**flow/run.sh**
```bash
#!/bin/bash
# the make line also repeats each setting of config.mk as NAME=value (left out here)
make -C /OpenROAD-flow-scripts/flow DESIGN_CONFIG=/design/flow/config.mk WORK_HOME=/design/flow/orfs CLKGATE_MAP_FILE= finish
```
**flow/config.mk**
```make
export PLATFORM = sky130hd
export DESIGN_NAME = cpu
export DESIGN_NICKNAME = cpu
export VERILOG_FILES = /design/flow/design.v
export SDC_FILE = /design/flow/constraint.sdc
export NUM_CORES = 4
export LEC_CHECK = 0
export ABC_AREA = 1
export CAP_MARGIN = 20
export CELL_PAD_IN_SITES_DETAIL_PLACEMENT = 0
export CORE_ASPECT_RATIO = 0.93
export CORE_MARGIN = 2
export CORE_UTILIZATION = 72
export CTS_CLUSTER_DIAMETER = 339
export CTS_CLUSTER_SIZE = 13
export GPL_ROUTABILITY_DRIVEN = 0
export MIN_ROUTING_LAYER = met1
export PLACE_DENSITY_LB_ADDON = 0.05
export SETUP_SLACK_MARGIN = 0.88
export SLEW_MARGIN = 20
```
**flow/constraint.sdc**
```tcl
create_clock -name core_clock -period 3.09 [get_ports {clk}]
set_input_delay 0.6180 -clock core_clock [delete_from_list [all_inputs] [get_ports {clk}]]
set_output_delay 0.6180 -clock core_clock [all_outputs]
set_load 0.01 [all_outputs]
```
**flow/design.v**
```verilog
module ALUb
	(output reg [7:0] Result,
	output reg [3:0] NZVC,  
	input wire [7:0] A, B,
	input wire [2:0] ALU_Sel);
	always @ (*)
		begin
			case (ALU_Sel)
				3'b000: begin		 
							{NZVC[0], Result} = A + B; 		 
							NZVC[3] = Result[7];			 
							if (Result==0)
								NZVC[2] = 1;				 
							else
								NZVC[2] = 0;
							if (A[7]==0 && B[7]==0 && Result[7]==1) 		 
								NZVC[1] = 1;
							else if (A[7]==1 && B[7]==1 && Result[7]==0)
								NZVC[1] = 1;
							else
								NZVC[1] = 0;
						end
				3'b001: begin		 
							{NZVC[0], Result} = A + 1;
							NZVC[3] = Result[7];
							if (Result==0)
								NZVC[2] = 1;
							else
								NZVC[2] = 0;
							if (A[7]==0 && Result[7]==1) 
								NZVC[1] = 1;
							else
								NZVC[1] = 0;
						end	
				3'b010: begin		 
							{NZVC[0], Result} = A - B;
							NZVC[3] = Result[7];
							if (Result==0)
								NZVC[2] = 1;
							else
								NZVC[2] = 0;
							if (A[7]==0 && B[7]==1 && Result[7]==1) 
								NZVC[1] = 1;
							else if (A[7]==1 && B[7]==0 && Result[7]==0)
								NZVC[1] = 1;
							else 
								NZVC[1] = 0;
						end
				3'b011: begin		 
							{NZVC[0], Result} = A - 1;
							NZVC[3] = Result[7];
							if (Result==0)
								NZVC[2] = 1;
							else
								NZVC[2] = 0;
							if (A[7]==1 && Result[7]==0) 
								NZVC[1] = 1;
							else 
								NZVC[1] = 0;          
						end	
				3'b100: begin			 
							Result = A & B;
							NZVC[3] = Result[7];
							if (Result==0)
								NZVC[2] = 1;
							else
								NZVC[2] = 0;
							NZVC[1] = 0;
							NZVC[0] = 0;
						end
				3'b101: begin		 
							Result = A | B;
							NZVC[3] = Result[7];
							if (Result==0)
								NZVC[2] = 1;
							else
								NZVC[2] = 0;
							NZVC[1] = 0;
							NZVC[0] = 0;
						end
				3'b110: begin		 
							Result = A ^ B;
							NZVC[3] = Result[7];
							if (Result==0)
								NZVC[2] = 1;
							else
								NZVC[2] = 0;
							NZVC[1] = 0;
							NZVC[0] = 0;
						end
				3'b111: begin		 
							Result = ~A;
							NZVC[3] = Result[7];
							if (Result==0)
								NZVC[2] = 1;
							else
								NZVC[2] = 0;
							NZVC[1] = 0;
							NZVC[0] = 0;
						end	
				default: begin
							Result = 8'hXX;
							NZVC = 4'hX; 
						end
				endcase	
		end	
endmodule
module data_path 
	(output reg [7:0] address,
	output reg [7:0] to_memory,
	output reg [7:0] IR_out,
	output reg [3:0] CCR_Result, 
	input wire [7:0] from_memory,
	input wire [2:0] ALU_Sel,
	input wire [1:0] Bus1_Sel, Bus2_Sel,
	input wire IR_Load, MAR_Load, PC_Load, A_Load, B_Load, CCR_Load, PC_Inc,
	input wire Clk, Reset);
	wire [3:0] NZVC;
	reg [7:0] IR;
	reg [7:0] Bus1, Bus2;
	reg [7:0] PC, MAR, A, B;
	wire [7:0] ALU_Result;
	always @ (Bus1_Sel, PC, A, B) 
	begin: MUX_BUS1
		case (Bus1_Sel)
			2'b00 : Bus1 = PC;
			2'b01 : Bus1 = A;
			2'b10 : Bus1 = B; 
			default : Bus1 = 8'h00;
		endcase 
	end
	always @ (Bus2_Sel, ALU_Result, Bus1, from_memory) 
	begin: MUX_BUS2
		case (Bus2_Sel)
			2'b00 : Bus2 = ALU_Result;
			2'b01 : Bus2 = Bus1;
			2'b10 : Bus2 = from_memory; 
			default : Bus2 = 8'h00;
		endcase 
	end	
	always @ (Bus1, MAR) 
	begin
		to_memory = Bus1;
		address = MAR; 
	end
	always @ (posedge Clk or negedge Reset)
	begin: INSTRUCTION_REGISTER
		if (!Reset) begin
			IR <= 8'h00;
			IR_out <= 8'h00;  
		end else begin
			if (IR_Load) begin
				IR <= Bus2;
				IR_out <= Bus2;
			end
		end
	end
	always @ (posedge Clk or negedge Reset)
	begin: MEMORY_ADDRESS_REGISTER
		if (!Reset)
			MAR <= 8'h00;
		else
			if (MAR_Load)
				MAR <= Bus2;
	end
	always @ (posedge Clk or negedge Reset)
	begin: PROGRAM_COUNTER
		if (!Reset)
			PC <= 8'h00;
		else
			if (PC_Load)
				PC <= Bus2;
			else if (PC_Inc)
				PC <= MAR + 1;
	end
	always @ (posedge Clk or negedge Reset)  
	begin: A_REGISTER
		if (!Reset)
			A <= 8'h00;
		else
			if (A_Load)
				A <= Bus2;
	end
	always @ (posedge Clk or negedge Reset)  
	begin: B_REGISTER
		if (!Reset)
			B <= 8'h00;
		else
			if (B_Load)
				B <= Bus2;
	end
	ALUb alu(.A(A), .B(B), .ALU_Sel(ALU_Sel), .NZVC(NZVC), .Result(ALU_Result));  
	always @ (posedge Clk or negedge Reset)  
	begin: CONDITION_CODE_REGISTER
		if (!Reset)
			CCR_Result <= 4'h0;
		else
			if (CCR_Load)
				CCR_Result <= NZVC;
	end
endmodule
module control_unit 
	(output reg IR_Load, 
	 output reg MAR_Load, 
	 output reg PC_Load, PC_Inc, 
	 output reg A_Load, B_Load,
	 output reg CCR_Load,
	 output reg [2:0] ALU_Sel,
	 output reg [1:0] Bus1_Sel, Bus2_Sel,
	 output reg write, 
	 input wire [7:0] IR, 
	 input wire [3:0] CCR_Result,
     input wire Clk, Reset);
  	reg [7:0] current_state, next_state;
  	parameter S0_FETCH = 0,   
              S1_FETCH = 1,
              S2_FETCH = 2,
              S3_DECODE = 3,  
              S4_LDA_IMM = 4,  
              S5_LDA_IMM = 5,
              S6_LDA_IMM = 6,
              S4_LDA_DIR = 7,  
              S5_LDA_DIR = 8,
              S6_LDA_DIR = 9,
              S7_LDA_DIR = 10,
              S8_LDA_DIR = 11,
			  S4_STA_DIR = 12,  
			  S5_STA_DIR = 13, 
			  S6_STA_DIR = 14, 
			  S7_STA_DIR = 15, 
			  S4_LDB_IMM = 16,  
			  S5_LDB_IMM = 17,
			  S6_LDB_IMM = 18,
			  S4_LDB_DIR = 19,  
			  S5_LDB_DIR = 20,
			  S6_LDB_DIR = 21,
			  S7_LDB_DIR = 22,
			  S8_LDB_DIR = 23,
			  S4_STB_DIR = 24,  
			  S5_STB_DIR = 25,
			  S6_STB_DIR = 26,
			  S7_STB_DIR = 27,
			  S4_BRA = 28,  
			  S5_BRA = 29,
			  S6_BRA = 30,
			  S4_BEQ = 31,  
			  S5_BEQ = 32,
			  S6_BEQ = 33,
			  S7_BEQ = 34,  
			  S4_BNE = 35,  
			  S5_BNE = 36,
			  S6_BNE = 37,
			  S7_BNE = 38,  
			  S4_BMI = 39,  
			  S5_BMI = 40,
			  S6_BMI = 41, 
			  S7_BMI = 42,  
			  S4_BPL = 43,  
			  S5_BPL = 44,
			  S6_BPL = 45,
			  S7_BPL = 46,  
			  S4_BVS = 47,  
			  S5_BVS = 48,
			  S6_BVS = 49,
			  S7_BVS = 50,  
			  S4_BVC = 51,  
			  S5_BVC = 52, 
			  S6_BVC = 53,
			  S7_BVC = 54,  
			  S4_BCS = 55,  
			  S5_BCS = 56,
			  S6_BCS = 57,
			  S7_BCS = 58,  
			  S4_BCC = 59,  
			  S5_BCC = 60,
			  S6_BCC = 61,
			  S7_BCC = 62,  
			  S4_ADD_AB = 63,  
			  S4_SUB_AB = 64,  
			  S4_AND_AB = 65,  
			  S4_OR_AB = 66,  
 			  S4_INCA = 67,  
			  S4_INCB = 68,  
			  S4_DECA = 69,  
			  S4_DECB = 70,  
			  S4_XORAB = 71,  
			  S4_NOTA = 72,  
			  S4_NOTB = 73,  
			  S4_ADDAB_LDB = 74,  
			  S8_BSKIP = 75;  
			  parameter LDA_IMM = 8'h86;  
			  parameter LDA_DIR = 8'h87;  
			  parameter LDB_IMM = 8'h88;  
			  parameter LDB_DIR = 8'h89;  
			  parameter STA_DIR = 8'h96;  
			  parameter STB_DIR = 8'h97;  
			  parameter ADD_AB = 8'h42;  
			  parameter SUB_AB = 8'h43;  
			  parameter AND_AB = 8'h44;  
			  parameter OR_AB = 8'h45;  
			  parameter INCA = 8'h46;  
			  parameter INCB = 8'h47;  
			  parameter DECA = 8'h48;  
			  parameter DECB = 8'h49;  
			  parameter XOR_AB = 8'h4A;  
			  parameter NOTA = 8'h4B;  
			  parameter NOTB = 8'h4C;  
			  parameter ADDAB_LDB = 8'h4D;  
			  parameter BRA = 8'h20;  
			  parameter BMI = 8'h21;  
			  parameter BPL = 8'h22;  
			  parameter BEQ = 8'h23;  
			  parameter BNE = 8'h24;  
			  parameter BVS = 8'h25;  
			  parameter BVC = 8'h26;  
			  parameter BCS = 8'h27;  
			  parameter BCC = 8'h28;  
  	always @ (posedge Clk or negedge Reset)
  		begin: STATE_MEMORY
  			if (!Reset)
  				current_state <= S0_FETCH;
  			else
  				current_state <= next_state;
  		end
  	always @ (*)
  		begin: NEXT_STATE_LOGIC
  			case (current_state)
  				S0_FETCH : next_state = S1_FETCH;
  				S1_FETCH : next_state = S2_FETCH;
  				S2_FETCH : next_state = S3_DECODE;
  				S3_DECODE : if (IR == LDA_IMM) next_state = S4_LDA_IMM;
  							 else if (IR == LDA_DIR) next_state = S4_LDA_DIR;
  							 else if (IR == STA_DIR) next_state = S4_STA_DIR;
							 else if (IR == LDB_IMM) next_state = S4_LDB_IMM;
							 else if (IR == LDB_DIR) next_state = S4_LDB_DIR;
							 else if (IR == STA_DIR) next_state = S4_STA_DIR;
							 else if (IR == STB_DIR) next_state = S4_STB_DIR;
							 else if (IR == ADD_AB) next_state = S4_ADD_AB;
							 else if (IR == ADDAB_LDB) next_state = S4_ADDAB_LDB;
							 else if (IR == SUB_AB) next_state = S4_SUB_AB;
							 else if (IR == AND_AB) next_state = S4_AND_AB;
							 else if (IR == OR_AB) next_state = S4_OR_AB;
							 else if (IR == INCA) next_state = S4_INCA;
							 else if (IR == INCB) next_state = S4_INCB;
							 else if (IR == DECA) next_state = S4_DECA;
							 else if (IR == DECB) next_state = S4_DECB;
							 else if (IR == XOR_AB) next_state = S4_XORAB;
							 else if (IR == NOTA) next_state = S4_NOTA;
							 else if (IR == NOTB) next_state = S4_NOTB;
							 else if (IR == BRA) next_state = S4_BRA;
							 else if (IR == BMI) 
								begin
									if (CCR_Result[3] == 1)
										next_state = S4_BMI;
									else
										next_state = S7_BMI;
								end
							 else if (IR == BPL) 
								begin
									if (CCR_Result[3] == 0)
										next_state = S4_BPL;
									else
										next_state = S7_BPL;
								end
							 else if (IR == BEQ) 
							 	begin
									if (CCR_Result[2] == 1)
										next_state = S4_BEQ;
									else
										next_state = S7_BEQ;
								end
							 else if (IR == BNE) 
							 	begin
									if (CCR_Result[2] == 0)
										next_state = S4_BNE;
									else
										next_state = S7_BNE;
								end
							 else if (IR == BVS) 
							 	begin
									if (CCR_Result[1] == 1)
										next_state = S4_BVS;
									else
										next_state = S7_BVS;
								end
							 else if (IR == BVC) 
							 	begin
									if (CCR_Result[1] == 0)
										next_state = S4_BVC;
									else
										next_state = S7_BVC;
								end
							 else if (IR == BCS) 
							 	begin
									if (CCR_Result[0] == 1)
										next_state = S4_BCS;
									else
										next_state = S7_BCS;
								end
							 else if (IR == BCC) 
							 	begin
									if (CCR_Result[0] == 0)
										next_state = S4_BCC;
									else
										next_state = S7_BCC;
								end
							 else next_state = S3_DECODE;  
  				S4_LDA_IMM : next_state = S5_LDA_IMM;  
  				S5_LDA_IMM : next_state = S6_LDA_IMM;
				S6_LDA_IMM : next_state = S0_FETCH;
				S4_LDA_DIR : next_state = S5_LDA_DIR;
				S5_LDA_DIR : next_state = S6_LDA_DIR;
				S6_LDA_DIR : next_state = S7_LDA_DIR;
				S7_LDA_DIR : next_state = S8_LDA_DIR;
				S8_LDA_DIR : next_state = S0_FETCH;
				S4_STA_DIR : next_state = S5_STA_DIR;
				S5_STA_DIR : next_state = S6_STA_DIR;
				S6_STA_DIR : next_state = S7_STA_DIR;
				S7_STA_DIR : next_state = S0_FETCH;
				S4_LDB_IMM : next_state = S5_LDB_IMM;
				S5_LDB_IMM : next_state = S6_LDB_IMM;
				S6_LDB_IMM : next_state = S0_FETCH;
				S4_LDB_DIR : next_state = S5_LDB_DIR;
				S5_LDB_DIR : next_state = S6_LDB_DIR;
				S6_LDB_DIR : next_state = S7_LDB_DIR;
				S7_LDB_DIR : next_state = S8_LDB_DIR;
				S8_LDB_DIR : next_state = S0_FETCH;
				S4_STB_DIR : next_state = S5_STB_DIR;
				S5_STB_DIR : next_state = S6_STB_DIR;
				S6_STB_DIR : next_state = S7_STB_DIR;
				S7_STB_DIR : next_state = S0_FETCH;
				S4_BRA : next_state = S5_BRA;
				S5_BRA : next_state = S6_BRA;
				S6_BRA : next_state = S0_FETCH;
			  	S4_BEQ : next_state = S5_BEQ;
				S5_BEQ : next_state = S6_BEQ;
				S6_BEQ : next_state = S0_FETCH;
				S7_BEQ : next_state = S8_BSKIP;
				S4_BNE : next_state = S5_BNE;
				S5_BNE : next_state = S6_BNE;
				S6_BNE : next_state = S0_FETCH;
				S7_BNE : next_state = S8_BSKIP;
				S4_BMI : next_state = S5_BMI;
				S5_BMI : next_state = S6_BMI;
				S6_BMI : next_state = S0_FETCH;
				S7_BMI : next_state = S8_BSKIP;
				S4_BPL : next_state = S5_BPL;
				S5_BPL : next_state = S6_BPL;
				S6_BPL : next_state = S0_FETCH;
				S7_BPL : next_state = S8_BSKIP;
				S4_BVS : next_state = S5_BVS;
				S5_BVS : next_state = S6_BVS;
				S6_BVS : next_state = S0_FETCH;
				S7_BVS : next_state = S8_BSKIP;
				S4_BVC : next_state = S5_BVC;
				S5_BVC : next_state = S6_BVC;
				S6_BVC : next_state = S0_FETCH;
				S7_BVC : next_state = S8_BSKIP;
				S4_BCS : next_state = S5_BCS;
				S5_BCS : next_state = S6_BCS;
				S6_BCS : next_state = S0_FETCH;
				S7_BCS : next_state = S8_BSKIP;
				S4_BCC : next_state = S5_BCC;
				S5_BCC : next_state = S6_BCC;
				S6_BCC : next_state = S0_FETCH;
				S7_BCC : next_state = S8_BSKIP;
				S8_BSKIP : next_state = S0_FETCH;
				S4_ADD_AB : next_state = S0_FETCH;
				S4_SUB_AB : next_state = S0_FETCH;
				S4_AND_AB : next_state = S0_FETCH;
				S4_OR_AB : next_state = S0_FETCH;
				S4_INCA : next_state = S0_FETCH;
  				default  : next_state = S0_FETCH;
  			endcase
  		end
  		always @ (*)
  			begin: OUTPUT_LOGIC
  				case (current_state)
  					S0_FETCH : 
  						begin  
  							IR_Load = 0;
							MAR_Load = 1;
							PC_Load = 0;
							PC_Inc = 0;
 							A_Load = 0;
							B_Load = 0;
 							ALU_Sel = 3'b000;
 							CCR_Load = 0;
 							Bus1_Sel = 2'b00;  
  							Bus2_Sel = 2'b01;  
 							write = 0;
						end
					S1_FETCH : 
  						begin  
  							IR_Load = 0;
							MAR_Load = 0;
							PC_Load = 0;
							PC_Inc = 1;
 							A_Load = 0;
							B_Load = 0;
 							ALU_Sel = 3'b000;
 							CCR_Load = 0;
 							Bus1_Sel = 2'b00;  
  							Bus2_Sel = 2'b01;  
 							write = 0;
						end
					S2_FETCH :
						begin  
							IR_Load = 1;
							MAR_Load = 0;
							PC_Load = 0;
							PC_Inc = 0;
 							A_Load = 0;
							B_Load = 0;
 							ALU_Sel = 3'b000;
 							CCR_Load = 0;
 							Bus1_Sel = 2'b00;  
  							Bus2_Sel = 2'b10;  
 							write = 0;
						end
					S3_DECODE : 
  						begin  
  							IR_Load = 0;
							MAR_Load = 0;
							PC_Load = 0;
							PC_Inc = 0;
 							A_Load = 0;
							B_Load = 0;
 							ALU_Sel = 3'b000;
 							CCR_Load = 0;
 							Bus1_Sel = 2'b00;  
  							Bus2_Sel = 2'b01;  
 							write = 0;
						end
					S4_LDA_IMM : 
  						begin  
  							IR_Load = 0;
							MAR_Load = 1;
							PC_Load = 0;
							PC_Inc = 0;
 							A_Load = 0;
							B_Load = 0;
 							ALU_Sel = 3'b000;
 							CCR_Load = 0;
 							Bus1_Sel = 2'b00;  
  							Bus2_Sel = 2'b01;  
 							write = 0;
						end
					S5_LDA_IMM : 
  						begin  
  							IR_Load = 0;
							MAR_Load = 0;
							PC_Load = 0;
							PC_Inc = 1;
 							A_Load = 0;
							B_Load = 0;
 							ALU_Sel = 3'b000;
 							CCR_Load = 0;
 							Bus1_Sel = 2'b00;  
  							Bus2_Sel = 2'b10;  
 							write = 0;
						end
					S6_LDA_IMM : 
  						begin  
  							IR_Load = 0;
							MAR_Load = 0;
							PC_Load = 0;
							PC_Inc = 0;
 							A_Load = 1;
							B_Load = 0;
 							ALU_Sel = 3'b000;
 							CCR_Load = 0;
 							Bus1_Sel = 2'b00;  
  							Bus2_Sel = 2'b10;  
 							write = 0;
						end
					S4_LDA_DIR : 
  						begin  
  							IR_Load = 0;
							MAR_Load = 1;
							PC_Load = 0;
							PC_Inc = 0;
 							A_Load = 0;
							B_Load = 0;
 							ALU_Sel = 3'b000;
 							CCR_Load = 0;
 							Bus1_Sel = 2'b00;  
  							Bus2_Sel = 2'b01;  
 							write = 0;
						end
					S5_LDA_DIR : 
  						begin  
  							IR_Load = 0;
							MAR_Load = 0;
							PC_Load = 0;
							PC_Inc = 1;
 							A_Load = 0;
							B_Load = 0;
 							ALU_Sel = 3'b000;
 							CCR_Load = 0;
 							Bus1_Sel = 2'b00;  
  							Bus2_Sel = 2'b10;  
 							write = 0;
						end
					S6_LDA_DIR : 
  						begin  
  							IR_Load = 0;
							MAR_Load = 1;
							PC_Load = 0;
							PC_Inc = 0;
 							A_Load = 0;
							B_Load = 0;
 							ALU_Sel = 3'b000;
 							CCR_Load = 0;
 							Bus1_Sel = 2'b00;  
  							Bus2_Sel = 2'b10;  
 							write = 0;
						end
					S7_LDA_DIR :
						begin  
  							IR_Load = 0;
							MAR_Load = 0;
							PC_Load = 0;
							PC_Inc = 0;
 							A_Load = 0;
							B_Load = 0;
 							ALU_Sel = 3'b000;
 							CCR_Load = 0;
 							Bus1_Sel = 2'b00;  
  							Bus2_Sel = 2'b10;  
 							write = 0;
						end
					S8_LDA_DIR :
						begin  
  							IR_Load = 0;
							MAR_Load = 0;
							PC_Load = 0;
							PC_Inc = 0;
 							A_Load = 1;
							B_Load = 0;
 							ALU_Sel = 3'b000;
 							CCR_Load = 0;
 							Bus1_Sel = 2'b00;  
  							Bus2_Sel = 2'b10;  
 							write = 0;
						end
					S4_LDB_IMM : 
  						begin  
  							IR_Load = 0;
							MAR_Load = 1;
							PC_Load = 0;
							PC_Inc = 0;
 							A_Load = 0;
							B_Load = 0;
 							ALU_Sel = 3'b000;
 							CCR_Load = 0;
 							Bus1_Sel = 2'b00;  
  							Bus2_Sel = 2'b01;  
 							write = 0;
						end
					S5_LDB_IMM : 
  						begin  
  							IR_Load = 0;
							MAR_Load = 0;
							PC_Load = 0;
							PC_Inc = 1;
 							A_Load = 0;
							B_Load = 0;
 							ALU_Sel = 3'b000;
 							CCR_Load = 0;
 							Bus1_Sel = 2'b00;  
  							Bus2_Sel = 2'b10;  
 							write = 0;
						end
					S6_LDB_IMM : 
  						begin  
  							IR_Load = 0;
							MAR_Load = 0;
							PC_Load = 0;
							PC_Inc = 0;
 							A_Load = 0;
							B_Load = 1;
 							ALU_Sel = 3'b000;
 							CCR_Load = 0;
 							Bus1_Sel = 2'b00;  
  							Bus2_Sel = 2'b10;  
 							write = 0;
						end
					S4_LDB_DIR : 
  						begin  
  							IR_Load = 0;
							MAR_Load = 1;
							PC_Load = 0;
							PC_Inc = 0;
 							A_Load = 0;
							B_Load = 0;
 							ALU_Sel = 3'b000;
 							CCR_Load = 0;
 							Bus1_Sel = 2'b00;  
  							Bus2_Sel = 2'b01;  
 							write = 0;
						end
					S5_LDB_DIR : 
  						begin  
  							IR_Load = 0;
							MAR_Load = 0;
							PC_Load = 0;
							PC_Inc = 1;
 							A_Load = 0;
							B_Load = 0;
 							ALU_Sel = 3'b000;
 							CCR_Load = 0;
 							Bus1_Sel = 2'b00;  
  							Bus2_Sel = 2'b10;  
 							write = 0;
						end
					S6_LDB_DIR : 
  						begin  
  							IR_Load = 0;
							MAR_Load = 1;
							PC_Load = 0;
							PC_Inc = 0;
 							A_Load = 0;
							B_Load = 0;
 							ALU_Sel = 3'b000;
 							CCR_Load = 0;
 							Bus1_Sel = 2'b00;  
  							Bus2_Sel = 2'b10;  
 							write = 0;
						end
					S7_LDB_DIR : 
  						begin  
  							IR_Load = 0;
							MAR_Load = 0;
							PC_Load = 0;
							PC_Inc = 0;
 							A_Load = 0;
							B_Load = 0;
 							ALU_Sel = 3'b000;
 							CCR_Load = 0;
 							Bus1_Sel = 2'b00;  
  							Bus2_Sel = 2'b10;  
 							write = 0;
						end
					S8_LDB_DIR :
						begin  
  							IR_Load = 0;
							MAR_Load = 0;
							PC_Load = 0;
							PC_Inc = 0;
 							A_Load = 0;
							B_Load = 1;
 							ALU_Sel = 3'b000;
 							CCR_Load = 0;
 							Bus1_Sel = 2'b00;  
  							Bus2_Sel = 2'b10;  
 							write = 0;
						end
					S4_STA_DIR : 
  						begin  
  							IR_Load = 0;
							MAR_Load = 1;
							PC_Load = 0;
							PC_Inc = 0;
 							A_Load = 0;
							B_Load = 0;
 							ALU_Sel = 3'b000;
 							CCR_Load = 0;
 							Bus1_Sel = 2'b00;  
  							Bus2_Sel = 2'b01;  
 							write = 0;
						end
					S5_STA_DIR : 
  						begin  
  							IR_Load = 0;
							MAR_Load = 0;
							PC_Load = 0;
							PC_Inc = 1;
 							A_Load = 0;
							B_Load = 0;
 							ALU_Sel = 3'b000;
 							CCR_Load = 0;
 							Bus1_Sel = 2'b00;  
  							Bus2_Sel = 2'b10;  
 							write = 0;
						end
					S6_STA_DIR : 
  						begin  
  							IR_Load = 0;
							MAR_Load = 1;
							PC_Load = 0;
							PC_Inc = 0;
 							A_Load = 0;
							B_Load = 0;
 							ALU_Sel = 3'b000;
 							CCR_Load = 0;
 							Bus1_Sel = 2'b00;  
  							Bus2_Sel = 2'b10;  
 							write = 0;
						end
					S7_STA_DIR : 
  						begin  
  							IR_Load = 0;
							MAR_Load = 0;
							PC_Load = 0;
							PC_Inc = 0;
 							A_Load = 0;
							B_Load = 0;
 							ALU_Sel = 3'b000;
 							CCR_Load = 0;
 							Bus1_Sel = 2'b01;  
  							Bus2_Sel = 2'b00;  
 							write = 1;
						end
					S4_STB_DIR : 
  						begin  
  							IR_Load = 0;
							MAR_Load = 1;
							PC_Load = 0;
							PC_Inc = 0;
 							A_Load = 0;
							B_Load = 0;
 							ALU_Sel = 3'b000;
 							CCR_Load = 0;
 							Bus1_Sel = 2'b00;  
  							Bus2_Sel = 2'b01;  
 							write = 0;
						end
					S5_STB_DIR : 
  						begin  
  							IR_Load = 0;
							MAR_Load = 0;
							PC_Load = 0;
							PC_Inc = 1;
 							A_Load = 0;
							B_Load = 0;
 							ALU_Sel = 3'b000;
 							CCR_Load = 0;
 							Bus1_Sel = 2'b00;  
  							Bus2_Sel = 2'b10;  
 							write = 0;
						end
					S6_STB_DIR : 
  						begin  
  							IR_Load = 0;
							MAR_Load = 1;
							PC_Load = 0;
							PC_Inc = 0;
 							A_Load = 0;
							B_Load = 0;
 							ALU_Sel = 3'b000;
 							CCR_Load = 0;
 							Bus1_Sel = 2'b00;  
  							Bus2_Sel = 2'b10;  
 							write = 0;
						end
					S7_STB_DIR : 
  						begin  
  							IR_Load = 0;
							MAR_Load = 0;
							PC_Load = 0;
							PC_Inc = 0;
 							A_Load = 0;
							B_Load = 0;
 							ALU_Sel = 3'b000;
 							CCR_Load = 0;
 							Bus1_Sel = 2'b10;  
  							Bus2_Sel = 2'b00;  
 							write = 1;
						end
					S4_ADD_AB : 
  						begin  
  							IR_Load = 0;
							MAR_Load = 0;
							PC_Load = 0;
							PC_Inc = 0;
 							A_Load = 1;
							B_Load = 0;
 							ALU_Sel = 3'b000;
 							CCR_Load = 1;
 							Bus1_Sel = 2'b01;  
  							Bus2_Sel = 2'b00;  
 							write = 0;
						end
					S4_SUB_AB :
						begin  
							IR_Load = 0;
							MAR_Load = 0;
							PC_Load = 0;
							PC_Inc = 0;
 							A_Load = 1;
							B_Load = 0;
 							ALU_Sel = 3'b010;
 							CCR_Load = 1;
 							Bus1_Sel = 2'b01;  
  							Bus2_Sel = 2'b00;  
 							write = 0;
						end
					S4_AND_AB :
						begin  
							IR_Load = 0;
							MAR_Load = 0;
							PC_Load = 0;
							PC_Inc = 0;
 							A_Load = 1;
							B_Load = 0;
 							ALU_Sel = 3'b100;
 							CCR_Load = 1;
 							Bus1_Sel = 2'b01;  
  							Bus2_Sel = 2'b00;  
 							write = 0;
						end
					S4_OR_AB :
						begin  
							IR_Load = 0;
							MAR_Load = 0;
							PC_Load = 0;
							PC_Inc = 0;
 							A_Load = 1;
							B_Load = 0;
 							ALU_Sel = 3'b101;
 							CCR_Load = 1;
 							Bus1_Sel = 2'b01;  
  							Bus2_Sel = 2'b00;  
 							write = 0;
						end
					S4_INCA :
						begin  
							IR_Load = 0;
							MAR_Load = 0;
							PC_Load = 0;
							PC_Inc = 0;
 							A_Load = 1;
							B_Load = 0;
 							ALU_Sel = 3'b001;
 							CCR_Load = 1;
 							Bus1_Sel = 2'b01;  
  							Bus2_Sel = 2'b00;  
 							write = 0;
						end
					S4_DECA :
						begin  
							IR_Load = 0;
							MAR_Load = 0;
							PC_Load = 0;
							PC_Inc = 0;
 							A_Load = 1;
							B_Load = 0;
 							ALU_Sel = 3'b011;
 							CCR_Load = 1;
 							Bus1_Sel = 2'b01;  
  							Bus2_Sel = 2'b00;  
 							write = 0;
						end
					S4_XORAB :
						begin  
							IR_Load = 0;
							MAR_Load = 0;
							PC_Load = 0;
							PC_Inc = 0;
 							A_Load = 1;
							B_Load = 0;
 							ALU_Sel = 3'b110;
 							CCR_Load = 1;
 							Bus1_Sel = 2'b01;  
  							Bus2_Sel = 2'b00;  
 							write = 0;
						end
					S4_NOTA :
						begin  
							IR_Load = 0;
							MAR_Load = 0;
							PC_Load = 0;
							PC_Inc = 0;
 							A_Load = 1;
							B_Load = 0;
 							ALU_Sel = 3'b111;
 							CCR_Load = 1;
 							Bus1_Sel = 2'b01;  
  							Bus2_Sel = 2'b00;  
 							write = 0;
						end
					S4_ADDAB_LDB :
						begin  
							IR_Load = 0;
							MAR_Load = 0;
							PC_Load = 0;
							PC_Inc = 0;
 							A_Load = 0;
							B_Load = 1;
 							ALU_Sel = 3'b000;
 							CCR_Load = 1;
 							Bus1_Sel = 2'b01;  
  							Bus2_Sel = 2'b00;  
 							write = 0;
						end
					S4_INCB :
						begin  
							IR_Load = 0;
							MAR_Load = 0;
							PC_Load = 0;
							PC_Inc = 0;
							A_Load = 0;
							B_Load = 1;
							ALU_Sel = 3'b001;
							CCR_Load = 1;
							Bus1_Sel = 2'b10;  
							Bus2_Sel = 2'b00;  
							write = 0;
						end
					S4_DECB :
						begin  
							IR_Load = 0;
							MAR_Load = 0;
							PC_Load = 0;
							PC_Inc = 0;
							A_Load = 0;
							B_Load = 1;
							ALU_Sel = 3'b011;
							CCR_Load = 1;
							Bus1_Sel = 2'b10;  
							Bus2_Sel = 2'b00;  
							write = 0;
						end
					S4_NOTB :
						begin  
							IR_Load = 0;
							MAR_Load = 0;
							PC_Load = 0;
							PC_Inc = 0;
							A_Load = 0;
							B_Load = 1;
							ALU_Sel = 3'b111;
							CCR_Load = 1;
							Bus1_Sel = 2'b10;  
							Bus2_Sel = 2'b00;  
							write = 0;
						end
					S4_BRA :
						begin  
							IR_Load = 0;
							MAR_Load = 1;
							PC_Load = 0;
							PC_Inc = 0;
							A_Load = 0;
							B_Load = 0;
							ALU_Sel = 3'b000;
							CCR_Load = 0;
							Bus1_Sel = 2'b00;  
							Bus2_Sel = 2'b01;  
							write = 0;
						end
					S5_BRA :
						begin  
							IR_Load = 0;
							MAR_Load = 0;
							PC_Load = 0;
							PC_Inc = 0;
							A_Load = 0;
							B_Load = 0;
							ALU_Sel = 3'b000;
							CCR_Load = 0;
							Bus1_Sel = 2'b00;  
							Bus2_Sel = 2'b10;  
							write = 0;
						end
					S6_BRA :
						begin  
							IR_Load = 0;
							MAR_Load = 0;
							PC_Load = 1;
							PC_Inc = 0;
							A_Load = 0;
							B_Load = 0;
							ALU_Sel = 3'b000;
							CCR_Load = 0;
							Bus1_Sel = 2'b00;  
							Bus2_Sel = 2'b10;  
							write = 0;
						end
					S4_BMI :
						begin  
							IR_Load = 0;
							MAR_Load = 1;
							PC_Load = 0;
							PC_Inc = 0;
							A_Load = 0;
							B_Load = 0;
							ALU_Sel = 3'b000;
							CCR_Load = 0;
							Bus1_Sel = 2'b00;  
							Bus2_Sel = 2'b01;  
							write = 0;
						end
					S5_BMI :
						begin  
							IR_Load = 0;
							MAR_Load = 0;
							PC_Load = 0;
							PC_Inc = 0;
							A_Load = 0;
							B_Load = 0;
							ALU_Sel = 3'b000;
							CCR_Load = 0;
							Bus1_Sel = 2'b00;  
							Bus2_Sel = 2'b10;  
							write = 0;
						end
					S6_BMI :
						begin  
							IR_Load = 0;
							MAR_Load = 0;
							PC_Load = 1;
							PC_Inc = 0;
							A_Load = 0;
							B_Load = 0;
							ALU_Sel = 3'b000;
							CCR_Load = 0;
							Bus1_Sel = 2'b00;  
							Bus2_Sel = 2'b10;  
							write = 0;
						end
					S7_BMI :
						begin  
							IR_Load = 0;
							MAR_Load = 1;
							PC_Load = 0;
							PC_Inc = 0;
							A_Load = 0;
							B_Load = 0;
							ALU_Sel = 3'b000;
							CCR_Load = 0;
							Bus1_Sel = 2'b00;  
							Bus2_Sel = 2'b01;  
							write = 0;
						end
					S4_BPL :
						begin  
							IR_Load = 0;
							MAR_Load = 1;
							PC_Load = 0;
							PC_Inc = 0;
							A_Load = 0;
							B_Load = 0;
							ALU_Sel = 3'b000;
							CCR_Load = 0;
							Bus1_Sel = 2'b00;  
							Bus2_Sel = 2'b01;  
							write = 0;
						end
					S5_BPL :
						begin  
							IR_Load = 0;
							MAR_Load = 0;
							PC_Load = 0;
							PC_Inc = 0;
							A_Load = 0;
							B_Load = 0;
							ALU_Sel = 3'b000;
							CCR_Load = 0;
							Bus1_Sel = 2'b00;  
							Bus2_Sel = 2'b10;  
							write = 0;
						end
					S6_BPL :
						begin  
							IR_Load = 0;
							MAR_Load = 0;
							PC_Load = 1;
							PC_Inc = 0;
							A_Load = 0;
							B_Load = 0;
							ALU_Sel = 3'b000;
							CCR_Load = 0;
							Bus1_Sel = 2'b00;  
							Bus2_Sel = 2'b10;  
							write = 0;
						end
					S7_BPL :
						begin  
							IR_Load = 0;
							MAR_Load = 1;
							PC_Load = 0;
							PC_Inc = 0;
							A_Load = 0;
							B_Load = 0;
							ALU_Sel = 3'b000;
							CCR_Load = 0;
							Bus1_Sel = 2'b00;  
							Bus2_Sel = 2'b01;  
							write = 0;
						end
					S4_BEQ :
						begin  
							IR_Load = 0;
							MAR_Load = 1;
							PC_Load = 0;
							PC_Inc = 0;
							A_Load = 0;
							B_Load = 0;
							ALU_Sel = 3'b000;
							CCR_Load = 0;
							Bus1_Sel = 2'b00;  
							Bus2_Sel = 2'b01;  
							write = 0;
						end
					S5_BEQ :
						begin  
							IR_Load = 0;
							MAR_Load = 0;
							PC_Load = 0;
							PC_Inc = 0;
							A_Load = 0;
							B_Load = 0;
							ALU_Sel = 3'b000;
							CCR_Load = 0;
							Bus1_Sel = 2'b00;  
							Bus2_Sel = 2'b10;  
							write = 0;
						end
					S6_BEQ :
						begin  
							IR_Load = 0;
							MAR_Load = 0;
							PC_Load = 1;
							PC_Inc = 0;
							A_Load = 0;
							B_Load = 0;
							ALU_Sel = 3'b000;
							CCR_Load = 0;
							Bus1_Sel = 2'b00;  
							Bus2_Sel = 2'b10;  
							write = 0;
						end
					S7_BEQ :
						begin  
							IR_Load = 0;
							MAR_Load = 1;
							PC_Load = 0;
							PC_Inc = 0;
							A_Load = 0;
							B_Load = 0;
							ALU_Sel = 3'b000;
							CCR_Load = 0;
							Bus1_Sel = 2'b00;  
							Bus2_Sel = 2'b01;  
							write = 0;
						end
					S4_BNE :
						begin  
							IR_Load = 0;
							MAR_Load = 1;
							PC_Load = 0;
							PC_Inc = 0;
							A_Load = 0;
							B_Load = 0;
							ALU_Sel = 3'b000;
							CCR_Load = 0;
							Bus1_Sel = 2'b00;  
							Bus2_Sel = 2'b01;  
							write = 0;
						end
					S5_BNE :
						begin  
							IR_Load = 0;
							MAR_Load = 0;
							PC_Load = 0;
							PC_Inc = 0;
							A_Load = 0;
							B_Load = 0;
							ALU_Sel = 3'b000;
							CCR_Load = 0;
							Bus1_Sel = 2'b00;  
							Bus2_Sel = 2'b10;  
							write = 0;
						end
					S6_BNE :
						begin  
							IR_Load = 0;
							MAR_Load = 0;
							PC_Load = 1;
							PC_Inc = 0;
							A_Load = 0;
							B_Load = 0;
							ALU_Sel = 3'b000;
							CCR_Load = 0;
							Bus1_Sel = 2'b00;  
							Bus2_Sel = 2'b10;  
							write = 0;
						end
					S7_BNE :
						begin  
							IR_Load = 0;
							MAR_Load = 1;
							PC_Load = 0;
							PC_Inc = 0;
							A_Load = 0;
							B_Load = 0;
							ALU_Sel = 3'b000;
							CCR_Load = 0;
							Bus1_Sel = 2'b00;  
							Bus2_Sel = 2'b01;  
							write = 0;
						end
					S4_BVS :
						begin  
							IR_Load = 0;
							MAR_Load = 1;
							PC_Load = 0;
							PC_Inc = 0;
							A_Load = 0;
							B_Load = 0;
							ALU_Sel = 3'b000;
							CCR_Load = 0;
							Bus1_Sel = 2'b00;  
							Bus2_Sel = 2'b01;  
							write = 0;
						end
					S5_BVS :
						begin  
							IR_Load = 0;
							MAR_Load = 0;
							PC_Load = 0;
							PC_Inc = 0;
							A_Load = 0;
							B_Load = 0;
							ALU_Sel = 3'b000;
							CCR_Load = 0;
							Bus1_Sel = 2'b00;  
							Bus2_Sel = 2'b10;  
							write = 0;
						end
					S6_BVS :
						begin  
							IR_Load = 0;
							MAR_Load = 0;
							PC_Load = 1;
							PC_Inc = 0;
							A_Load = 0;
							B_Load = 0;
							ALU_Sel = 3'b000;
							CCR_Load = 0;
							Bus1_Sel = 2'b00;  
							Bus2_Sel = 2'b10;  
							write = 0;
						end
					S7_BVS :
						begin  
							IR_Load = 0;
							MAR_Load = 1;
							PC_Load = 0;
							PC_Inc = 0;
							A_Load = 0;
							B_Load = 0;
							ALU_Sel = 3'b000;
							CCR_Load = 0;
							Bus1_Sel = 2'b00;  
							Bus2_Sel = 2'b01;  
							write = 0;
						end
					S4_BVC :
						begin  
							IR_Load = 0;
							MAR_Load = 1;
							PC_Load = 0;
							PC_Inc = 0;
							A_Load = 0;
							B_Load = 0;
							ALU_Sel = 3'b000;
							CCR_Load = 0;
							Bus1_Sel = 2'b00;  
							Bus2_Sel = 2'b01;  
							write = 0;
						end
					S5_BVC :
						begin  
							IR_Load = 0;
							MAR_Load = 0;
							PC_Load = 0;
							PC_Inc = 0;
							A_Load = 0;
							B_Load = 0;
							ALU_Sel = 3'b000;
							CCR_Load = 0;
							Bus1_Sel = 2'b00;  
							Bus2_Sel = 2'b10;  
							write = 0;
						end
					S6_BVC :
						begin  
							IR_Load = 0;
							MAR_Load = 0;
							PC_Load = 1;
							PC_Inc = 0;
							A_Load = 0;
							B_Load = 0;
							ALU_Sel = 3'b000;
							CCR_Load = 0;
							Bus1_Sel = 2'b00;  
							Bus2_Sel = 2'b10;  
							write = 0;
						end
					S7_BVC :
						begin  
							IR_Load = 0;
							MAR_Load = 1;
							PC_Load = 0;
							PC_Inc = 0;
							A_Load = 0;
							B_Load = 0;
							ALU_Sel = 3'b000;
							CCR_Load = 0;
							Bus1_Sel = 2'b00;  
							Bus2_Sel = 2'b01;  
							write = 0;
						end
					S4_BCS :
						begin  
							IR_Load = 0;
							MAR_Load = 1;
							PC_Load = 0;
							PC_Inc = 0;
							A_Load = 0;
							B_Load = 0;
							ALU_Sel = 3'b000;
							CCR_Load = 0;
							Bus1_Sel = 2'b00;  
							Bus2_Sel = 2'b01;  
							write = 0;
						end
					S5_BCS :
						begin  
							IR_Load = 0;
							MAR_Load = 0;
							PC_Load = 0;
							PC_Inc = 0;
							A_Load = 0;
							B_Load = 0;
							ALU_Sel = 3'b000;
							CCR_Load = 0;
							Bus1_Sel = 2'b00;  
							Bus2_Sel = 2'b10;  
							write = 0;
						end
					S6_BCS :
						begin  
							IR_Load = 0;
							MAR_Load = 0;
							PC_Load = 1;
							PC_Inc = 0;
							A_Load = 0;
							B_Load = 0;
							ALU_Sel = 3'b000;
							CCR_Load = 0;
							Bus1_Sel = 2'b00;  
							Bus2_Sel = 2'b10;  
							write = 0;
						end
					S7_BCS :
						begin  
							IR_Load = 0;
							MAR_Load = 1;
							PC_Load = 0;
							PC_Inc = 0;
							A_Load = 0;
							B_Load = 0;
							ALU_Sel = 3'b000;
							CCR_Load = 0;
							Bus1_Sel = 2'b00;  
							Bus2_Sel = 2'b01;  
							write = 0;
						end
					S4_BCC :
						begin  
							IR_Load = 0;
							MAR_Load = 1;
							PC_Load = 0;
							PC_Inc = 0;
							A_Load = 0;
							B_Load = 0;
							ALU_Sel = 3'b000;
							CCR_Load = 0;
							Bus1_Sel = 2'b00;  
							Bus2_Sel = 2'b01;  
							write = 0;
						end
					S5_BCC :
						begin  
							IR_Load = 0;
							MAR_Load = 0;
							PC_Load = 0;
							PC_Inc = 0;
							A_Load = 0;
							B_Load = 0;
							ALU_Sel = 3'b000;
							CCR_Load = 0;
							Bus1_Sel = 2'b00;  
							Bus2_Sel = 2'b10;  
							write = 0;
						end
					S6_BCC :
						begin  
							IR_Load = 0;
							MAR_Load = 0;
							PC_Load = 1;
							PC_Inc = 0;
							A_Load = 0;
							B_Load = 0;
							ALU_Sel = 3'b000;
							CCR_Load = 0;
							Bus1_Sel = 2'b00;  
							Bus2_Sel = 2'b10;  
							write = 0;
						end
					S7_BCC :
						begin  
							IR_Load = 0;
							MAR_Load = 1;
							PC_Load = 0;
							PC_Inc = 0;
							A_Load = 0;
							B_Load = 0;
							ALU_Sel = 3'b000;
							CCR_Load = 0;
							Bus1_Sel = 2'b00;  
							Bus2_Sel = 2'b01;  
							write = 0;
						end
					S8_BSKIP :
						begin  
							IR_Load = 0;
							MAR_Load = 0;
							PC_Load = 0;
							PC_Inc = 1;
							A_Load = 0;
							B_Load = 0;
							ALU_Sel = 3'b000;
							CCR_Load = 0;
							Bus1_Sel = 2'b00;  
							Bus2_Sel = 2'b10;  
							write = 0;
						end
					default : 
						begin
							IR_Load = 0;
							MAR_Load = 0;
							PC_Load = 0;
							PC_Inc = 0;
							A_Load = 0;
							B_Load = 0;
							ALU_Sel = 3'b000;
							CCR_Load = 0;
							Bus1_Sel = 2'b00;  
							Bus2_Sel = 2'b00;  
							write = 0;
						end
  				endcase
  			end
endmodule
module cpu 
	(output wire [7:0] address,
	 output wire [7:0] to_memory,
	 output wire write,
	 input wire [7:0] from_memory, 
     input wire clk, reset);
        wire IR_Load;
    wire MAR_Load;
    wire PC_Load;
    wire PC_Inc;
    wire A_Load;
    wire B_Load;
    wire CCR_Load;
    wire[2:0] ALU_Sel;
    wire[1:0] Bus1_Sel, Bus2_Sel;
    wire[7:0] IR;
    wire[3:0] CCR_Result;
	control_unit ctrl_un0 (
        .IR_Load(IR_Load),
        .MAR_Load(MAR_Load),
        .PC_Load(PC_Load),
        .PC_Inc(PC_Inc),
        .A_Load(A_Load),
        .B_Load(B_Load),
        .CCR_Load(CCR_Load),
        .ALU_Sel(ALU_Sel),
        .Bus1_Sel(Bus1_Sel),
        .Bus2_Sel(Bus2_Sel),
        .write(write),
        .IR(IR),
        .CCR_Result(CCR_Result),
        .Clk(clk),
        .Reset(reset)
	);
	data_path dt_pht0 (
		.address(address),
        .to_memory(to_memory),
        .IR_out(IR),
        .CCR_Result(CCR_Result),
        .from_memory(from_memory),
        .ALU_Sel(ALU_Sel),
        .Bus1_Sel(Bus1_Sel),
        .Bus2_Sel(Bus2_Sel),
        .IR_Load(IR_Load),
        .MAR_Load(MAR_Load),
        .PC_Load(PC_Load),
        .PC_Inc(PC_Inc),
        .A_Load(A_Load),
        .B_Load(B_Load),
        .CCR_Load(CCR_Load),
        .Clk(clk),
        .Reset(reset)
	);
endmodule
```
==> results.txt, run 1 <==
Results of the run.

The die height is 91.5 µm. In the synthesis report, Yosys lists the chip area as 0.00592 mm². The report puts the hold buffer count at CTS at 0. The estimated wirelength of the detail-placed design is 14,200 µm. The stage where the flow stopped is 5_1_grt. The share of the synthesized area in the top cell type is 21.5%.

The mean area per synthesized cell is 6.28 µm². The cell area after placement is 0.00629 mm². The synthesized netlist occupies a cell area of 0.00592 mm². The biggest combinational cell group after synthesis is simple AND/OR/NAND/NOR gates. Once the floorplan was initialized, standard cells occupied 75.2% of the core. When the netlist entered floorplanning its net count stood at 993.

The area share of xor/xnor cells in the synthesized design is 3.55%. The count of clock tree sinks is 51. CTS reports a maximum clock tree buffer depth of 2. Clock tree synthesis inserted a total of 5 buffers.

The first error in the log reads "[ERROR DPL-0038] Utilization greater than 100%, impossible to legalize". The area of the core is 0.00787 mm². The number of flops mapped to enable cells by yosys is 0. The root buffer selected by CTS is clkbuf_8. The count of yosys warnings during synthesis is 3. The simple-gate portion of the synthesized area is 42.3%. The number of buffers added on ports is 26.

The width of the chip is 98.1 µm. The post-synthesis cell type with the largest instance count is nand2_1. The total die size is 0.00897 mm². Yosys reported that registers with async set or reset make up 100%. The number of synthesized register bits is 51. The yosys cell count is 943.

The largest total area in the synthesized netlist belongs to dfrtp_1. The sequential share of the synthesized area is 21.5%. For reference, the mux area share after synthesis is 0%. In this run, the synthesized area fraction spent on AND-OR/OR-AND gates is recorded as 13.8%. The H-tree was split into 2 levels.

The leading register cell type out of synthesis is dfrtp_1. The floorplan report gives the top-level pin count as 27. The area share of fa/ha/maj cells after synthesis is 8.70%.

The cell count after placement is 1,060. The run stopped with a tool error. The placement-stage worst setup slack is 0.0114 ns. In this run the core area contains 31 standard-cell rows. In the post-synthesis netlist, the biggest area contributors are dfrtp_1 (22%), nand2_1 (15%), ha_1 (8.0%), inv_1 (7.4%), nor2_1 (7.2%). After synthesis, the most frequently instantiated cells are nand2_1 (237), inv_1 (116), nor2_1 (113). Synthesis instantiated 46 different standard cells from the library.

The count of mapped cells out of synthesis is 943.
## what timing repair did
| item | 4_1_cts |
|---|---|
| endpoints found under the setup margin | 53 |
| pin swaps | 32 |
| gates resized | 183 |
| buffers inserted | 56 |
| cloned | 2 |
==> run 2: changes to the inputs <==
- ABC_AREA: 1 -> default
- CORE_ASPECT_RATIO: 0.93 -> default
- CORE_UTILIZATION: 72 -> 15
- CTS_CLUSTER_DIAMETER: 339 -> 229
- CTS_CLUSTER_SIZE: 13 -> 65
- GPL_ROUTABILITY_DRIVEN: 0 -> default
- MAX_ROUTING_LAYER: default -> met4
- MIN_ROUTING_LAYER: met1 -> default
- PLACE_DENSITY_LB_ADDON: 0.05 -> 0.21
- SETUP_SLACK_MARGIN: 0.88 -> default
- clock period: 3.09 -> 7.61 ns (I/O delays scaled with it)
==> results.txt, run 2 <==
Flow results follow.

The initial antenna violation count is 0. The count of pins over their slew limit is 0. In the final layout, the fill cell count is 4,668. The total clock network power is 0.246 mW. The number of flops mapped to enable cells by yosys was 0 (unchanged). The min-delay analysis places its worst path in the category register to register.

The nature of the critical path startpoint is a register. The total clock buffers created by CTS is 5 (unchanged). The mean area per synthesized cell is 7.58 µm² (was 6.28 µm²). The total buffers and inverters traversed by the critical path is 2. The area of the core was 0.0407 mm² (was 0.00787 mm²).

The number of buffers added on ports is 26 (unchanged). The count of yosys warnings during synthesis was 3 (unchanged). The switching component of the power was reported as 2.13 mW.

TritonCTS built the clock tree. The post-synthesis cell type with the largest instance count is nand2_1 (unchanged). The post-synthesis cell type with the largest combined area is dfrtp_1 (unchanged). The total internal power is 1.52 mW. The final wirelength is 26,000 µm.

The area share of xor/xnor cells in the synthesized design is 3.54% (was 3.55%). The total setup buffers inserted after CTS came to 0 (was 56). Most frequent cells after synthesis: nand2_1 (71), a21oi_1 (67), nor2_1 (63) (was nand2_1 (237), inv_1 (116), nor2_1 (113)). For reference, the clock transition at the flip-flops on the worst setup and hold paths is 0.07 ns. Combinational logic burns 74.9% of the power. Counting I/O delays and the setup requirement, the final critical path takes 5.32 ns. On the final layout, the worst clock skew is 0.00732 ns. The first global-routing pass estimated 39,800 µm of wire. The sequential share of the synthesized area came to 20.6% (was 21.5%).

The iteration-0 DRC count of the detailed router is 560. The floorplan net count is 866 (was 993). The number of global-route vias before repair is 6,139. The die height came to 207 µm (was 91.5 µm). The end-of-flow core utilization is 17.3%. The total die size is 0.0429 mm² (was 0.00897 mm²). Top cells by area: dfrtp_1 (21%), ha_1 (7.7%), a21oi_1 (5.4%), nand2_1 (4.3%), o21ai_0 (3.9%) (was dfrtp_1 (22%), nand2_1 (15%), ha_1 (8.0%), inv_1 (7.4%), nor2_1 (7.2%)).

The multi-input logic area is 0.00451 mm². The power report lists the sequential group at 0.671 mW. Result of the run: complete, no violations (was stopped before the end). The area fraction in compound gates is 29.6% (was 13.8%).

The signal on the critical path passes through ha_1 > nand2b_1 > or4_1 > and2_1 > a21oi_1 > a2bb2oi_1 > inv_1 > clkdlybuf4s50_1. For this run, the detailed router's first-pass iteration total came to 5. The worst hold path begins at dt_pht0.B[5].

The number of standard-cell rows in the floorplan is 74 (was 31). The tool warning count for the run is 51. The routed layout has 6,436 vias.

The largest individual stage delay along the critical path comes from the cell or4_1. The setup total negative slack is 0 ns. Looking at the VDD voltage map, the peak drop is 200 µV. STA classifies the critical path endpoint as a primary output. For this run, design rule violations remaining after detail routing come to 0.

The post-synthesis chip area from yosys is 0.00618 mm² (was 0.00592 mm²). The repair_antennas step left the layout with diodes totalling 0. The number of synthesized register bits is 51 (unchanged). For the worst reg-to-reg path, the endpoint reported by OpenROAD is dt_pht0.IR_out[4]. In this run the tightest slew margin relative to its limit is 37.8%. The width of the chip is 207 µm (was 98.1 µm). The average routed wire per standard cell is 19.5 µm. The share of synthesized registers carrying an async set or reset was 100% (unchanged). The largest single stage delay on the critical path is 0.69 ns. The endpoint of the worst hold path is reported as dt_pht0.B[5]. The area growth from synthesis to layout is 14.0%. The worst register-to-register path begins at ctrl_un0.current_state[1]. The count of final hold-check violations is 0.

The endpoint of the worst setup timing path is to_memory[2]. Per the GRT congestion report, total overflow comes to 0. The count of mapped cells out of synthesis is 816 (was 943). The critical path crosses 8 cells after its start point. According to the timing report, the critical path is launched from ctrl_un0.current_state[1]. The insertion delay at the late pin of the worst-skew pair is 0.31 ns. The via density per instance is 4.83. The post-route fraction of the period consumed by the critical path is 69.9%.

Looking at the power breakdown, sequential logic takes 18.4% of the total. At the pin with the least slew margin, the transition time is 0.909 ns. The highest-power group is combinational cells. The power share of the clock group is 6.7%. The overall track demand over capacity in global routing is 12.1%. The arrival time of data at the critical path endpoint is 3.80 ns. The critical path's top delay family is simple AND/OR/NAND/NOR gates. The top-level port count is 27 (unchanged). According to the finish report, the design has a final net count of 850. The number of buffers inserted by hold repair at cts is 0 (unchanged).

The post-CTS resize count was 0 (was 183). The final RePlAce weighted congestion is 0.897. The maximum number of pins on one net before global-route repair is 54.

The worst setup path category is register to primary output. The root buffer selected by CTS is clkbuf_16 (was clkbuf_8). The maximum clock frequency is 188 MHz.

The yosys cell count is 816 (was 943). The OpenROAD report gives the critical path a required time of 6.09 ns. The power per standard cell area is 517 mW/mm².

The combinational gate power is 2.73 mW. The report shows a maximum critical-path fanout of 17. The number of H-tree levels came to 2 (unchanged). Once detail routing completed, the nets flagged for antenna violations numbered 0. The share of the synthesized area in the top cell type is 20.6% (was 21.5%).

The worst hold path cell count is 2. In the final report, the number of endpoints failing setup comes to 0. The fraction of synthesized area in multiplexers was 5.87% (was 0%). The area taken by sequential standard cells is reported as 0.00128 mm². The summed instance area of the synthesized netlist came to 0.00618 mm² (was 0.00592 mm²).

The tool flagged a number of max-cap violations equal to 0. The initial cell density of the core is 15.2% (was 75.2%). The reg2reg setup slack is 3.53 ns. The power report puts the leakage power at 2.58 nW. Logic depth along the worst register-to-register path is recorded as 9. The simple-gate portion of the synthesized area is 25.5% (was 42.3%). The leading register cell type out of synthesis was dfrtp_1 (unchanged).

The area share of fa/ha/maj cells after synthesis is 8.34% (was 8.70%). The proportion of total power due to net switching is 58.3%. The count of clock tree sinks was 51 (unchanged). The unique cell type count in the Yosys netlist was 89 (was 46).

The estimated wirelength of the detail-placed design is 20,400 µm (was 14,200 µm). The buffer levels on the longest clock path is 2 (unchanged). The biggest combinational cell group after synthesis is AND-OR/OR-AND gates (was simple AND/OR/NAND/NOR gates). Setup repair after global routing left no endpoint under its margin.
## run 2: layout make-up
class                      count  share of cell area (%)
inverter                      36                    1.92
timing repair buffer          34                    4.47
multi-input combinational    672                    63.9
clock inverter                 3                   0.390
tap                          532                    9.44
sequential                    51                    18.1
clock buffer                   5                    1.77
## run 2: per-stage QoR
stage / power, mW / instances / cell area [µm²] / hold slack, ns / worst slack [ns]
finish: 3.65 / 1333 / 7050 / 0.529 / 2.29
floorplan: 2.45 / 816 / 6180 / 0.482 / 3.97
CTS: 3.65 / 1333 / 7050 / 0.533 / 2.30
global route: 3.93 / 1333 / 7050 / 0.589 / 2.02
detailed placement: 3.38 / 1325 / 6900 / 0.517 / 2.67
global placement: 3.45 / 1325 / 6900 / 0.506 / 2.74
## run 2: layer usage
layer	up-vias	global-route usage (%)	share of wire, %
met5	-	-	0
met4	0	3.25	2.6
met3	38	1.24	4.5
met2	242	20.1	48
met1	3133	15.8	45
li1	3023	-	-
==> run 3: changes to the inputs <==
- CORE_ASPECT_RATIO: default -> 0.5
- CORE_UTILIZATION: 15 -> 30
- CTS_CLUSTER_DIAMETER: 229 -> 218
- CTS_CLUSTER_SIZE: 65 -> 93
- MAX_ROUTING_LAYER: met4 -> default
- MIN_ROUTING_LAYER: default -> met1
- PLACE_DENSITY: default -> 0.42
- PLACE_DENSITY_LB_ADDON: 0.21 -> default
- TNS_END_PERCENT: default -> 15
- clock period: 7.61 -> 8.14 ns (I/O delays scaled with it)
==> results.txt, run 3 <==
Flow results follow.

The root buffer selected by CTS is clkbuf_16 (unchanged). The launch instance of the worst min-delay path is dt_pht0.B[2] (was dt_pht0.B[5]). The top-level port count was 27 (unchanged).

The iteration-0 DRC count of the detailed router was 739 (was 560). The number of synthesized register bits was 51 (unchanged). The total clock buffers created by CTS is 5 (unchanged). The maximum number of pins on one net before global-route repair is 54 (unchanged). Result of the run: complete, no violations (unchanged).

The sequential share of the synthesized area is 20.6% (unchanged). The antenna diode count is 0 (unchanged). The count of pins over their slew limit is 0 (unchanged). The nature of the critical path startpoint is a register (unchanged). The data required time of the critical path came to 6.51 ns (was 6.09 ns). The area fraction in compound gates is 29.6% (unchanged). The number of routed nets with antenna violations is 0 (unchanged). The unique cell type count in the Yosys netlist was 89 (unchanged). The clock skew after layout was 0.0110 ns (was 0.00732 ns). The die height was 106 µm (was 207 µm).

The sequential share of power is 18.6% (was 18.4%). The share of power burned in combinational logic is 74.5% (was 74.9%). Top cells by area: dfrtp_1 (21%), ha_1 (7.7%), a21oi_1 (5.4%), nand2_1 (4.3%), o21ai_0 (3.9%) (unchanged). Crit path cell chain: ha_1 > nand2b_1 > or4_1 > and2_1 > a21oi_1 > a2bb2oi_1 > inv_1 > clkdlybuf4s50_1 (unchanged). The total buffers and inverters traversed by the critical path is 2 (unchanged).

The combinational gate power is 2.51 mW (was 2.73 mW). The number of flops mapped to enable cells by yosys was 0 (unchanged). The post-synthesis cell type with the largest combined area was dfrtp_1 (unchanged). The total power consumption of the routed design is 3.37 mW (was 3.65 mW). The actual transition at the worst max-transition pin is 1.10 ns (was 0.909 ns). The initial antenna violation count is 0 (unchanged). The reg2reg setup slack is 3.75 ns (was 3.53 ns).

The number of global-route vias before repair is 5,968 (was 6,139). The overall track demand over capacity in global routing is 22.5% (was 12.1%). The maximum clock frequency is 180 MHz. The number of detailed-routing iterations run before antenna repair is 6 (was 5). The setup total negative slack was 0 ns (unchanged). The area share of fa/ha/maj cells after synthesis is 8.34% (unchanged). The count of warning messages emitted by the tools is 51 (unchanged). The total internal power is 1.42 mW (was 1.52 mW).

The clock tree from TritonCTS is yes (unchanged). Most frequent cells after synthesis: nand2_1 (71), a21oi_1 (67), nor2_1 (63) (unchanged). The endpoint of the most critical register-to-register path is dt_pht0.B[4] (was dt_pht0.IR_out[4]).

The endpoint of the worst hold-timing path is dt_pht0.B[2] (was dt_pht0.B[5]). The worst setup path category is register to primary output (unchanged). The final RePlAce weighted congestion was 0.985 (was 0.897).

The estimated wirelength of the detail-placed design was 19,100 µm (was 20,400 µm). The count of yosys warnings during synthesis came to 3 (unchanged). The post-CTS resize count came to 0 (unchanged). The buffer levels on the longest clock path is 2 (unchanged).

The power per standard cell area came to 501 mW/mm² (was 517 mW/mm²). The startpoint of the most critical setup path is ctrl_un0.current_state[1] (unchanged). The via density per instance came to 6.06 (was 4.83). The overflow left after global routing is 0 (unchanged). The post-synthesis chip area from yosys is 0.00618 mm² (unchanged). The endpoint of the worst setup timing path is to_memory[2] (unchanged).

The total die size is 0.0218 mm² (was 0.0429 mm²). The area growth from synthesis to layout is 8.82% (was 14.0%). The critical path's top delay family is simple AND/OR/NAND/NOR gates (unchanged). The post-CTS clock slew at the launch and capture registers of the worst setup and hold paths is 0.07 ns (about the same).

The count of final hold-check violations came to 0 (unchanged). The mean area per synthesized cell was 7.58 µm² (unchanged). The share of synthesized registers carrying an async set or reset is 100% (unchanged). The number of DRC violations after detailed routing is 0 (unchanged). The cell area after placement was 0.00658 mm² (was 0.00690 mm²). The leakage power is 2.58 nW (about the same). The clock period minus final worst setup slack is 5.56 ns. The floorplan net count was 866 (unchanged). The total setup violations reported at the end of the flow came to 0 (unchanged). The post-synthesis cell type with the largest instance count is nand2_1 (unchanged). The power share of the clock group is 6.9% (was 6.7%). The highest-power group is combinational cells (unchanged). The critical path's largest stage delay came to 0.70 ns (was 0.69 ns). The biggest combinational cell group after synthesis is AND-OR/OR-AND gates (unchanged). The remaining max-slew budget at the tightest pin is 25.5% (was 37.8%). The largest voltage drop on the vdd net came to 177 µV (was 200 µV). The insertion delay at the late pin of the worst-skew pair is 0.31 ns (about the same). The summed instance area of the synthesized netlist is 0.00618 mm² (unchanged).

The width of the chip came to 207 µm (unchanged). The total setup buffers inserted after CTS came to 0 (unchanged). The number of stages on the worst setup path is 8 (unchanged).

The number of buffers added on ports is 26 (unchanged). The vias after detailed routing is 6,513 (was 6,436). The worst hold path cell count is 1 (was 2). The count of mapped cells out of synthesis is 816 (unchanged). The slowest stage cell on the critical path is or4_1 (unchanged). The number of H-tree levels came to 2 (unchanged).

The area share of xor/xnor cells in the synthesized design is 3.54% (unchanged). The wire length of the first global-routing pass is 37,900 µm (was 39,800 µm). The share of the synthesized area in the top cell type is 20.6% (unchanged). The fraction of synthesized area in multiplexers is 5.87% (unchanged). The post-route fraction of the period consumed by the critical path was 68.3% (was 69.9%). The simple-gate portion of the synthesized area is 25.5% (unchanged).

The hold slack is 0.552 ns (was 0.529 ns). The path type of the worst min-delay path was register to register (unchanged). The worst-path maximum fanout came to 17 (unchanged). The area of the core is 0.0204 mm² (was 0.0407 mm²). The startpoint of the worst-slack reg-to-reg timing path is ctrl_un0.current_state[1] (unchanged). The count of clock tree sinks is 51 (unchanged). The arrival time of data at the critical path endpoint is 3.93 ns (was 3.80 ns). The final instance area is 0.00673 mm² (was 0.00705 mm²). The post-layout net count came to 850 (unchanged). The average routed wire per standard cell was 23.0 µm (was 19.5 µm). Unrepaired setup endpoints after global routing: no (unchanged).

The reported max-cap violation count is 0 (unchanged). The total clock network power came to 0.232 mW (was 0.246 mW). The proportion of total power due to net switching is 57.8% (was 58.3%). The sequential logic power was 0.627 mW (was 0.671 mW).

The capturing element type of the critical path was a primary output (unchanged). The net switching component of the power came to 1.95 mW (was 2.13 mW). The yosys cell count is 816 (unchanged). The leading register cell type out of synthesis is dfrtp_1 (unchanged). The number of buffers inserted by hold repair at cts came to 0 (unchanged). The final wirelength is 24,700 µm (was 26,000 µm). The worst reg2reg path depth was 9 (unchanged).

The number of standard-cell rows in the floorplan is 37 (was 74). The initial cell density of the core is 30.4% (was 15.2%).
run 3: per-stage QoR:
stage / utilization [%] / instances / setup WS, ns
after detailed placement: 32.3 / 1066 / 2.95
after global routing: 33.0 / 1074 / 2.30
after floorplan: - / 816 / 4.39
after global placement: 32.3 / 1066 / 3.03
final: 33.0 / 1074 / 2.58
after CTS: 33.0 / 1074 / 2.59
run 3: area by class of cell:
cell class / instances / area (µm²)
well taps: 273 / 342
flip-flops and latches: 51 / 1280
clock inverters: 2 / 16.3
inverters: 36 / 135
repair buffers: 34 / 315
fillers: 2224 / 13600
multi-input cells: 672 / 4510
clock buffers: 6 / 139
run 3: per-layer routing:
| layer | wire [µm] | up-vias | GRT usage [%] |
|---|---|---|---|
| li1 | - | 3022 | - |
| met1 | 12000 | 3190 | 33.9 |
| met2 | 10200 | 266 | 32.6 |
| met3 | 2090 | 35 | 5.21 |
| met4 | 366 | 0 | 3.52 |
| met5 | 0 | - | 0 |
Power is estimated from default activity; no workload was simulated.
